==> inputs of xenon <==
==> flow/design.v (excerpt) <==
module LED_flow(
  input      i_clk,                     
  input      i_rst_n,                   
  input      pause,                     
  output reg [6:0] keyboard_val,        
  output reg [7:0] keyboard             
 );
clock: 25.0 ns
lec_check: 0
abc_area: 1
cap_margin: 20
cell_pad_in_sites_global_placement: 2
core_aspect_ratio: 1.96
core_margin: 2
core_utilization: 33
cts_cluster_diameter: 252
cts_cluster_size: 98
gpl_routability_driven: 0
place_density_lb_addon: 0.1
slew_margin: 20
tns_end_percent: 10
run.sh (not shown) runs the stock make flow with config.mk's settings and CLKGATE_MAP_FILE=.
==> raven: changes against xenon <==
ABC_AREA = unset   (was 1)
CELL_PAD_IN_SITES_DETAIL_PLACEMENT = 1   (was unset)
CORE_ASPECT_RATIO = 0.5   (was 1.96)
CORE_UTILIZATION = 17   (was 33)
GPL_ROUTABILITY_DRIVEN = unset   (was 0)
PLACE_DENSITY_LB_ADDON = 0.04   (was 0.1)
==> CHANGELOG.md <==
### Physical design

* Die height at 275 um
* Met3 WL post-DR at 1510 um
* CP max FO at 32
* Sequential portion of the cell area at 3.42%
* WP data required at 25.26 ns
* WL met2 at 58200 um
* Combinational share of cell area at 79.6%
* WP data arrival at 23.63 ns
* Status: no timing/DRC/antenna violations
The numbers above come from raven.

==> CHANGELOG.md <==
### Physical design

* Setup violators final at 7
* WL met2 at 59400 um
* Failed Checks: negative setup slack
* Combinational share of cell area at 58.5%
* Final worst-path setup slack at -5.30 ns
* Status: finished with violations
The numbers above come from xenon.



==> fjord <==
==> flow/design.v <==
`timescale 1ns / 1ps
module LED_flow(
  input      i_clk,                     
  input      i_rst_n,                   
  input      pause,                     
  output reg [6:0] keyboard_val,        
  output reg [7:0] keyboard             
 );
reg [1:0] cnt2;                         
reg [3:0] flag;                         
reg [23:0] flag_time;                   
reg key_clk_sec;                        
reg key_clk_sec_d;
reg [1:0] cnt;                          
reg key_clk_d;
wire key_clk  = cnt[1];                 
wire sec_tick = key_clk_sec & ~key_clk_sec_d;
wire scan_tick = key_clk & ~key_clk_d;
always @ (posedge i_clk)
   begin
     if (i_rst_n) begin
         cnt <= 2'd0;
         cnt2 <= 2'd0;
         key_clk_sec <= 1'b0;
         key_clk_sec_d <= 1'b0;
         key_clk_d <= 1'b0;
     end else begin
         cnt <= cnt + 1'b1;
         cnt2 <= (cnt2 + 1'b1) % 2'd3;
         if(cnt2 < 2'd1)
             key_clk_sec <= 1'b1;
         else
             key_clk_sec <= 1'b0;
         key_clk_sec_d <= key_clk_sec;
         key_clk_d <= key_clk;
     end
   end
always @ (posedge i_clk)
  begin
    if (i_rst_n)
        flag_time <= 24'b0;
    else if(sec_tick && !pause)
        flag_time <= (flag_time + 1'b1) % 24'd8640000;
  end
always @ (posedge i_clk)
  if (i_rst_n) begin
    flag <= 4'd0;
    keyboard <= 8'b1111_1111;
    keyboard_val <= 7'b1111111;
  end else if (scan_tick)
  begin
    flag <= (flag + 1'b1) % 4'd8;
    case(flag)
       4'h0:begin
                keyboard <= 8'b0111_1111;    
                case((flag_time / 19'd360000) / 4'd10)
                4'd0:keyboard_val <= 7'b0000001;
                4'd1:keyboard_val <= 7'b1001111;
                4'd2:keyboard_val <= 7'b0010010;
                4'd3:keyboard_val <= 7'b0000110;
                4'd4:keyboard_val <= 7'b1001100;
                4'd5:keyboard_val <= 7'b0100100;
                4'd6:keyboard_val <= 7'b0100000;
                4'd7:keyboard_val <= 7'b0001111;
                4'd8:keyboard_val <= 7'b0000000;
                4'd9:keyboard_val <= 7'b0001100;
                endcase
            end
       4'h1:begin
                keyboard <= 8'b1011_1111;    
                case((flag_time / 19'd360000) % 4'd10)
                4'd0:keyboard_val <= 7'b0000001;
                4'd1:keyboard_val <= 7'b1001111;
                4'd2:keyboard_val <= 7'b0010010;
                4'd3:keyboard_val <= 7'b0000110;
                4'd4:keyboard_val <= 7'b1001100;
                4'd5:keyboard_val <= 7'b0100100;
                4'd6:keyboard_val <= 7'b0100000;
                4'd7:keyboard_val <= 7'b0001111;
                4'd8:keyboard_val <= 7'b0000000;
                4'd9:keyboard_val <= 7'b0001100;
                endcase
            end
       4'h2:begin
                keyboard <= 8'b1101_1111;    
                case(((flag_time / 13'd6000) % 6'd60) / 4'd10)
                4'd0:keyboard_val <= 7'b0000001;
                4'd1:keyboard_val <= 7'b1001111;
                4'd2:keyboard_val <= 7'b0010010;
                4'd3:keyboard_val <= 7'b0000110;
                4'd4:keyboard_val <= 7'b1001100;
                4'd5:keyboard_val <= 7'b0100100;
                4'd6:keyboard_val <= 7'b0100000;
                4'd7:keyboard_val <= 7'b0001111;
                4'd8:keyboard_val <= 7'b0000000;
                4'd9:keyboard_val <= 7'b0001100;
                endcase
            end
       4'h3:begin
                keyboard <= 8'b1110_1111;    
                case(((flag_time / 13'd6000) % 6'd60) % 4'd10)
                4'd0:keyboard_val <= 7'b0000001;
                4'd1:keyboard_val <= 7'b1001111;
                4'd2:keyboard_val <= 7'b0010010;
                4'd3:keyboard_val <= 7'b0000110;
                4'd4:keyboard_val <= 7'b1001100;
                4'd5:keyboard_val <= 7'b0100100;
                4'd6:keyboard_val <= 7'b0100000;
                4'd7:keyboard_val <= 7'b0001111;
                4'd8:keyboard_val <= 7'b0000000;
                4'd9:keyboard_val <= 7'b0001100;
                endcase
            end
       4'h4:begin
                keyboard <= 8'b1111_0111;    
                case(((flag_time / 7'd100) % 6'd60) / 4'd10)
                4'd0:keyboard_val <= 7'b0000001;
                4'd1:keyboard_val <= 7'b1001111;
                4'd2:keyboard_val <= 7'b0010010;
                4'd3:keyboard_val <= 7'b0000110;
                4'd4:keyboard_val <= 7'b1001100;
                4'd5:keyboard_val <= 7'b0100100;
                4'd6:keyboard_val <= 7'b0100000;
                4'd7:keyboard_val <= 7'b0001111;
                4'd8:keyboard_val <= 7'b0000000;
                4'd9:keyboard_val <= 7'b0001100;
                endcase
            end
       4'h5:begin
                keyboard <= 8'b1111_1011;    
                case(((flag_time / 7'd100) % 6'd60) % 4'd10)
                4'd0:keyboard_val <= 7'b0000001;
                4'd1:keyboard_val <= 7'b1001111;
                4'd2:keyboard_val <= 7'b0010010;
                4'd3:keyboard_val <= 7'b0000110;
                4'd4:keyboard_val <= 7'b1001100;
                4'd5:keyboard_val <= 7'b0100100;
                4'd6:keyboard_val <= 7'b0100000;
                4'd7:keyboard_val <= 7'b0001111;
                4'd8:keyboard_val <= 7'b0000000;
                4'd9:keyboard_val <= 7'b0001100;
                endcase
            end
       4'h6:begin
                keyboard <= 8'b1111_1101;    
                case((flag_time % 7'd100)/4'd10)
                4'd0:keyboard_val <= 7'b0000001;
                4'd1:keyboard_val <= 7'b1001111;
                4'd2:keyboard_val <= 7'b0010010;
                4'd3:keyboard_val <= 7'b0000110;
                4'd4:keyboard_val <= 7'b1001100;
                4'd5:keyboard_val <= 7'b0100100;
                4'd6:keyboard_val <= 7'b0100000;
                4'd7:keyboard_val <= 7'b0001111;
                4'd8:keyboard_val <= 7'b0000000;
                4'd9:keyboard_val <= 7'b0001100;
                endcase
            end
       4'h7:begin
                keyboard <= 8'b1111_1110;    
                case(flag_time % 4'd10)
                4'd0:keyboard_val <= 7'b0000001;
                4'd1:keyboard_val <= 7'b1001111;
                4'd2:keyboard_val <= 7'b0010010;
                4'd3:keyboard_val <= 7'b0000110;
                4'd4:keyboard_val <= 7'b1001100;
                4'd5:keyboard_val <= 7'b0100100;
                4'd6:keyboard_val <= 7'b0100000;
                4'd7:keyboard_val <= 7'b0001111;
                4'd8:keyboard_val <= 7'b0000000;
                4'd9:keyboard_val <= 7'b0001100;
                endcase
            end
    endcase
  end
endmodule
==> flow/run.sh <==
#!/bin/bash
# the make line also repeats each setting of config.mk as NAME=value (left out here)
make -C /OpenROAD-flow-scripts/flow DESIGN_CONFIG=/design/flow/config.mk WORK_HOME=/design/flow/orfs CLKGATE_MAP_FILE= finish
==> flow/config.mk <==
export PLATFORM = sky130hd
export DESIGN_NAME = LED_flow
export DESIGN_NICKNAME = LED_flow
export VERILOG_FILES = /design/flow/design.v
export SDC_FILE = /design/flow/constraint.sdc
export NUM_CORES = 4
export LEC_CHECK = 0
export ABC_AREA = 0
export CAP_MARGIN = 20
export CORE_MARGIN = 3
export CORE_UTILIZATION = 68
export CTS_CLUSTER_SIZE = 25
export HOLD_SLACK_MARGIN = 0.29
export SETUP_SLACK_MARGIN = -1.54
export SLEW_MARGIN = 15
==> flow/constraint.sdc <==
create_clock -name core_clock -period 17.5 [get_ports {i_clk}]
set_input_delay 3.5000 -clock core_clock [delete_from_list [all_inputs] [get_ports {i_clk}]]
set_output_delay 3.5000 -clock core_clock [all_outputs]
set_load 0.01 [all_outputs]
==> inputs of tundra, as changes to fjord <==
Settings changed: ABC_AREA 0 to unset, CELL_PAD_IN_SITES_GLOBAL_PLACEMENT set to 2, CORE_ASPECT_RATIO set to 1.96, CORE_MARGIN 3 to 2, CORE_UTILIZATION 68 to 33, CTS_CLUSTER_SIZE 25 to 98, HOLD_SLACK_MARGIN 0.29 to unset, SETUP_SLACK_MARGIN -1.54 to unset, SLEW_MARGIN 15 to 20.
==> flow/constraint.sdc (replaced) <==
create_clock -name core_clock -period 25.0 [get_ports {i_clk}]
set_input_delay 5.0000 -clock core_clock [delete_from_list [all_inputs] [get_ports {i_clk}]]
set_output_delay 5.0000 -clock core_clock [all_outputs]
set_load 0.01 [all_outputs]
==> inputs of delta, as changes to fjord <==
Settings changed: ABC_AREA 0 to unset, CORE_MARGIN 3 to 2, CORE_UTILIZATION 68 to 65, CTS_CLUSTER_SIZE 25 to unset, HOLD_SLACK_MARGIN 0.29 to -0.07, SETUP_SLACK_MARGIN -1.54 to 0.44, SLEW_MARGIN 15 to 20, TNS_END_PERCENT set to 5.
==> flow/constraint.sdc (replaced) <==
create_clock -name core_clock -period 19.7 [get_ports {i_clk}]
set_input_delay 3.9400 -clock core_clock [delete_from_list [all_inputs] [get_ports {i_clk}]]
set_output_delay 3.9400 -clock core_clock [all_outputs]
set_load 0.01 [all_outputs]
==> qor.yml <==
outcome:
  first_reported_error: "[ERROR GRT-0116] Global routing finished with congestion. Check the congestion regions in the DRC Viewer."
  status: "aborted with a tool error"
  failed_stage: "5_1_grt"
yosys:
  post_synth_instance_area_um2: 25000
  postSynthSeqShare: 0.0384
floorplanning:
  initial_utilization: 0.697
  number_of_rows_created_at_floorplan: 69
  die_area_um2: 39200
  fp.coreArea_um2: 35900
global_routing:
  globalRouteTotalUtil: 0.880
  met2_usage: 1.04
  grt_overflow_total: 870
  groute.layer.met3.usage: 0.762
place:
  numPlacedInstances: 5185
  detailedPlace.worstSlack_ps: -3050
  routabilityCongestion: 1.11
  placed_cell_area_um2: 33500
clocking:
  post_cts_resized: 129
[end of results for fjord]
==> qor.yml <==
global_routing:
  grt_overflow_total: 0
  met2_usage: 0.608
  groute.layer.met3.usage: 0.0109
  globalRouteTotalUtil: 0.283
place:
  detailedPlace.worstSlack_ps: 443
  numPlacedInstances: 4805
floorplanning:
  die_area_um2: 78200
  number_of_rows_created_at_floorplan: 141
  fp.coreArea_um2: 75300
yosys:
  post_synth_instance_area_um2: 25000
outcome:
  status: "no timing/DRC/antenna violations"
[end of results for tundra]
==> qor.yml <==
global_routing:
  grt_pass1_wl_um: 150000
  groute.layer.met3.usage: 0.0626
  met2_usage: 0.737
clocking:
  post_cts_resized: 215
outcome:
  so.violations: "negative setup slack"
  status: "finished with violations"
floorplanning:
  number_of_rows_created_at_floorplan: 71
  die.size.y_um: 200
timing:
  setup_violations: 7
  fin_ws_ps: -724
  grt_setup_unrepaired: "true"
  layout_worst_path_cycle_share: 1.04
place:
  numPlacedInstances: 4456
  routabilityCongestion: 1.08
layout:
  num-fill-cells: 2543
yosys:
  postSynthSeqShare: 0.0384
  post_synth_instance_area_um2: 25000
[end of results for delta]


==> inputs of run A <==
RTL: the design.v shown in full above, as it stands there.
make LEC_CHECK=0 CAP_MARGIN=20 CORE_MARGIN=2 CORE_UTILIZATION=65 PLACE_DENSITY=0.6 SLEW_MARGIN=20 TNS_END_PERCENT=5 finish   # period 19.7 ns
==> run G (differences from run A) <==
ABC_AREA = 0   (was unset)
CORE_UTILIZATION = 72   (was 65)
PLACE_DENSITY = 0.35   (was 0.6)
SETUP_SLACK_MARGIN = 2.05   (was unset)
TNS_END_PERCENT = unset   (was 5)
==> flow/constraint.sdc (replaced) <==
create_clock -name core_clock -period 11.7 [get_ports {i_clk}]
set_input_delay 2.3400 -clock core_clock [delete_from_list [all_inputs] [get_ports {i_clk}]]
set_output_delay 2.3400 -clock core_clock [all_outputs]
set_load 0.01 [all_outputs]
==> run Z (differences from run A) <==
CORE_UTILIZATION = 30   (was 65)
CTS_CLUSTER_DIAMETER = 261   (was unset)
CTS_CLUSTER_SIZE = 98   (was unset)
TNS_END_PERCENT = unset   (was 5)
==> flow/constraint.sdc (replaced) <==
create_clock -name core_clock -period 25.0 [get_ports {i_clk}]
set_input_delay 5.0000 -clock core_clock [delete_from_list [all_inputs] [get_ports {i_clk}]]
set_output_delay 5.0000 -clock core_clock [all_outputs]
set_load 0.01 [all_outputs]
==> run H (differences from run A) <==
CAP_MARGIN = 15   (was 20)
CELL_PAD_IN_SITES_DETAIL_PLACEMENT = 1   (was unset)
CELL_PAD_IN_SITES_GLOBAL_PLACEMENT = 3   (was unset)
CORE_ASPECT_RATIO = 1.61   (was unset)
CORE_UTILIZATION = 40   (was 65)
GPL_TIMING_DRIVEN = 1   (was unset)
MIN_ROUTING_LAYER = met2   (was unset)
==> flow/constraint.sdc (replaced) <==
create_clock -name core_clock -period 37.4 [get_ports {i_clk}]
set_input_delay 7.4800 -clock core_clock [delete_from_list [all_inputs] [get_ports {i_clk}]]
set_output_delay 7.4800 -clock core_clock [all_outputs]
set_load 0.01 [all_outputs]
==> qor summary <==
Result of the run: run G aborted with a tool error; run Z complete, no violations; run A finished with violations; run H complete, no violations
Last stage reached: run G detailed placement; run Z -; run A -; run H -
Violated checks: run G -; run Z -; run A negative setup slack; run H -
Startpoint types: run G -; run Z register; run A register; run H register
Ant diodes: run G -; run Z 0; run A 0; run H 1
Vias in the first global route: run G -; run Z 26330; run A 30450; run H 44690
Fin area: run G -; run Z 26720 um^2; run A 31810 um^2; run H 25840 um^2
Top cell category: run G -; run Z multi-input combinational cells; run A multi-input combinational cells; run H multi-input combinational cells
Origin of the worst min-delay path: run G -; run Z cnt2[1]; run A cnt2[1]; run H cnt2[1]
Fin crit period: run G -; run Z 23.39 ns; run A 20.68 ns; run H 29.15 ns
Reg-to-reg critical path startpoint: run G -; run Z flag_time[22]; run A flag_time[23]; run H flag_time[21]
Register area: run G -; run Z 978.4 um^2; run A 978.4 um^2; run H 965.9 um^2
Synth-to-layout area growth: run G -; run Z 6.674%; run A 26.99%; run H 3.172%
Number of warnings in the stage logs: run G -; run Z 39; run A 41; run H 41
Critical path arrival: run G -; run Z 23.62 ns; run A 20.86 ns; run H 29.37 ns
Number of nets in the final layout: run G -; run Z 3761; run A 4160; run H 3717
Non-filler cells, final: run G -; run Z 4805; run A 4645; run H 4518
Core utilization of the finished layout: run G -; run Z 32.44%; run A 84.05%; run H 41.60%
Worst slack after detailed placement: run G -; run Z 0.1493 ns; run A -0.8893 ns; run H 9.032 ns
Overall track demand over capacity in global routing: run G -; run Z 18.52%; run A 41.07%; run H 49.83%
Hold bufs inserted after CTS: run G -; run Z 0; run A 0; run H 0
Final setup violation count: run G -; run Z 0; run A 7; run H 0
Non-clock buffer share: run G -; run Z 3.484%; run A 13.02%; run H 2.285%
First-iteration detailed-routing DRC count: run G -; run Z 3003; run A 6292; run H 10610
Routing usage on met2: run G -; run Z 30.11%; run A 73.26%; run H 71.19%
Antenna violations before repair: run G -; run Z 0; run A 0; run H 0
